==> v8: inputs <==
Design div_unit, start of the top module:
module div_unit
(
    input  logic        clk,
    input  logic        rst,
    input  logic        issue,           
    input  logic [2:0]  funct3,          
    input  logic [6:0]  opcode,
    input  logic [4:0]  rd,
    input  logic [5:0]  pd,
    input  logic [2:0]  rob_idx,
    input  logic [31:0] pc,
    input  logic [31:0] ps1_value,
    input  logic [31:0] ps2_value,
    output logic        ready,           
    input  logic        cdb_dequeue,     
    output logic        res_valid,
    output logic [4:0]  res_rd,
    output logic [5:0]  res_pd,
    output logic [2:0]  res_rob_idx,
    output logic [31:0] res_value,
    output logic [31:0] res_rs1_value,
    output logic [31:0] res_rs2_value,
    output logic [31:0] res_pc,
    output logic [31:0] res_pc_next,
    output logic [6:0]  res_opcode
);
rv32i_types::rs_to_div_t rs;
rv32i_types::cdb_entry_t res;
always_comb begin
    rs               = '0;
    rs.valid         = issue;
    rs.funct3        = funct3;
    rs.opcode        = opcode;
    rs.rd            = rd;
    rs.pd            = pd;
  ...
Settings: LEC_CHECK=0, CAP_MARGIN=40, CORE_MARGIN=2, CORE_UTILIZATION=70, CTS_CLUSTER_SIZE=37, GPL_TIMING_DRIVEN=1, HOLD_SLACK_MARGIN=-0.09, PLACE_DENSITY=0.8, SETUP_SLACK_MARGIN=-0.35, SLEW_MARGIN=20, TNS_END_PERCENT=55; clock period 4.18 ns.
run.sh (not shown) runs the stock make flow with config.mk's settings and CLKGATE_MAP_FILE=.
==> inputs of v21, as changes to v8 <==
- CTS_CLUSTER_DIAMETER: not set -> 43
- CTS_CLUSTER_SIZE: 37 -> 31
- HOLD_SLACK_MARGIN: -0.09 -> not set
- PLACE_DENSITY: 0.8 -> not set
- PLACE_DENSITY_LB_ADDON: not set -> 0.28
- SETUP_SLACK_MARGIN: -0.35 -> -0.02
==> flow/constraint.sdc (replaced) <==
create_clock -name core_clock -period 4.2 [get_ports {clk}]
set_input_delay 0.8400 -clock core_clock [delete_from_list [all_inputs] [get_ports {clk}]]
set_output_delay 0.8400 -clock core_clock [all_outputs]
set_load 0.01 [all_outputs]
==> inputs of v22, as changes to v8 <==
- CORE_UTILIZATION: 70 -> 68
- CTS_CLUSTER_SIZE: 37 -> 98
- HOLD_SLACK_MARGIN: -0.09 -> not set
- PLACE_DENSITY: 0.8 -> 0.62
- SETUP_SLACK_MARGIN: -0.35 -> -0.02
- TNS_END_PERCENT: 55 -> 5
==> flow/constraint.sdc (replaced) <==
create_clock -name core_clock -period 4.88 [get_ports {clk}]
set_input_delay 0.9760 -clock core_clock [delete_from_list [all_inputs] [get_ports {clk}]]
set_output_delay 0.9760 -clock core_clock [all_outputs]
set_load 0.01 [all_outputs]
==> inputs of v17, as changes to v8 <==
- ABC_AREA: not set -> 1
- CAP_MARGIN: 40 -> 20
- CORE_ASPECT_RATIO: not set -> 0.5
- CORE_UTILIZATION: 70 -> 72
- CTS_CLUSTER_DIAMETER: not set -> 364
- CTS_CLUSTER_SIZE: 37 -> 95
- GPL_TIMING_DRIVEN: 1 -> not set
- HOLD_SLACK_MARGIN: -0.09 -> not set
- PLACE_DENSITY: 0.8 -> 0.36
- SETUP_SLACK_MARGIN: -0.35 -> 0.37
- TNS_END_PERCENT: 55 -> 10
==> flow/constraint.sdc (replaced) <==
create_clock -name core_clock -period 2.56 [get_ports {clk}]
set_input_delay 0.5120 -clock core_clock [delete_from_list [all_inputs] [get_ports {clk}]]
set_output_delay 0.5120 -clock core_clock [all_outputs]
set_load 0.01 [all_outputs]
==> flow_summary_export.csv <==
group,metric,value,unit
outcome,failed_checks,"setup timing",
grt,track_usage,38.85,%
sta,setup_slack,-128.1,ps
floorplanning,fp_util,69.41,%
sta,setup_viol,11,
outcome,status,"failed layout checks",
clocking,clock_sinks,262,
critical_path,reg2regPathDepth,14,
yosys,ys_seq_share,46.07,%
pwr,pg_seq,3.13,mW
cells_and_area,seq_share,37.95,%
cells_and_area,fillers,1385,
Source of the figures above: v22

==> flow_summary_export.csv <==
group,metric,value,unit
cells_and_area,seq_share,36.31,%
place,place_ws,-341.7,ps
clocking,clock_sinks,262,
pwr,intPower,6.226,mW
sta,setup_slack,-701.1,ps
yosys,ys_seq_share,46.07,%
outcome,status,"failed layout checks",
grt,track_usage,46.39,%
pwr,power_frac_comb,32.9,%
grt,antenna_found_initial,1,
pwr,pg_seq,3.62,mW
floorplanning,coreArea,0.02354,sq mm
sta,max_slew.worst_pin.slew,857.7,ps
outcome,failed_checks,"setup timing",
cells_and_area,clk_share,5.006,%
critical_path,reg2regPathDepth,13,
clocking,clock_path_buffers,3,
sta,setup_viol,17,
Source of the figures above: v21

==> flow_summary_export.csv <==
group,metric,value,unit
outcome,status,"failed layout checks",
clocking,clock_sinks,262,
grt,grt_overflow,0,
outcome,failed_checks,"setup timing",
cells_and_area,seq_share,37.09,%
pwr,pg_seq,3.61,mW
pwr,p_sw,3.115,mW
worst_hold_path,min_path_cells,2,
sta,setup_slack,-445.9,ps
floorplanning,fp_util,71.70,%
sta,setup_viol,38,
sta,max_slew.worst_pin.slew,858.3,ps
yosys,fa_ha_area_share,3.157,%
grt,track_usage,43.75,%
drt,final_antenna_net_count,0,
yosys,async_reset_ff_share,0,%
pwr,finalPower,9.268,mW
Source of the figures above: v8

==> flow_summary_export.csv <==
group,metric,value,unit
outcome,status,"stopped before the end",
outcome,haltStage,"clock tree synthesis (4_1_cts)",
outcome,tool.error,"[ERROR DPL-0033] detailed placement checks failed during check placement.",
yosys,synth-simple-area-share,28.60,%
floorplanning,num_rows,41,
place,place_ws,-582.9,ps
place,finalWeightedCongestion,1.075,
yosys,synthDistinctLibCells,49,
floorplanning,fp_util,74.07,%
yosys,async_reset_ff_share,0,%
yosys,ys_seq_share,41.18,%
place,port_buffers,305,
Source of the figures above: v17


---

==> 11-26: inputs <==
div_unit again, from the RTL that the note above started with.
clock: 5.5 ns
lec_check: 0
cap_margin: 20
cell_pad_in_sites_detail_placement: 2
cell_pad_in_sites_global_placement: 2
core_margin: 10
core_utilization: 40
cts_cluster_diameter: 110
max_routing_layer: met4
place_density_lb_addon: 0.19
setup_slack_margin: 0.23
slew_margin: 20
==> 08-16 (differences from 11-26) <==
==> flow/config.mk (replaced) <==
export PLATFORM = sky130hd
export DESIGN_NAME = div_unit
export DESIGN_NICKNAME = div_unit
export VERILOG_FILES = /design/flow/design.v
export SDC_FILE = /design/flow/constraint.sdc
export NUM_CORES = 4
export LEC_CHECK = 0
export ABC_AREA = 0
export CAP_MARGIN = 20
export CORE_MARGIN = 2
export CORE_UTILIZATION = 70
export CTS_CLUSTER_DIAMETER = 201
export CTS_CLUSTER_SIZE = 36
export HOLD_SLACK_MARGIN = -0.08
export SETUP_SLACK_MARGIN = 0.93
export SLEW_MARGIN = 20
==> flow/constraint.sdc (replaced) <==
create_clock -name core_clock -period 3.23 [get_ports {clk}]
set_input_delay 0.6460 -clock core_clock [delete_from_list [all_inputs] [get_ports {clk}]]
set_output_delay 0.6460 -clock core_clock [all_outputs]
set_load 0.01 [all_outputs]
==> results <==
|  | 08-16 | 11-26 |
|---|---|---|
| Outcome | aborted with a tool error | complete, no violations |
| Stage where the flow stopped | global routing (5_1_grt) | - |
| Synthesized net count | 1892 | 1892 |
| Count of mapped cells out of synthesis | 1726 | 1726 |
| Number of buffers inserted to repair setup after CTS | 55 | 3 |
| Setup slack at placement | -1.12 ns | 0.421 ns |
| Count of standard-cell rows | 56 | 75 |
| Core Box Area | 23500 sq um | 41900 sq um |
| Die y size | 159 um | 225 um |
| Number of buffers created by CTS | 11 | 34 |
| Placed cell area | 21000 sq um | 19600 sq um |
| RD Place Congestion | 1.09 | 0.883 |
| HPWL after DPL | 41.6 mm | 50.8 mm |
| H-tree lvl count | 1 | 2 |
| Buffer cell driving the clock tree root | clkbuf_16 | clkbuf_16 |
| Chip Footprint | 25400 sq um | 50800 sq um |
| Die boundary width | 159 um | 225 um |
| Placed cells | 2331 | 2395 |
| Post-cts gate resize count | 432 | 12 |
| Effective utilization at floorplan | 71.7% | 40.3% |
| Basic-gate share of the synthesized area counting and, or, nand and nor cells | 19.3% | 19.3% |
Power figures rest on the tool's default switching activity, not on a simulated workload.
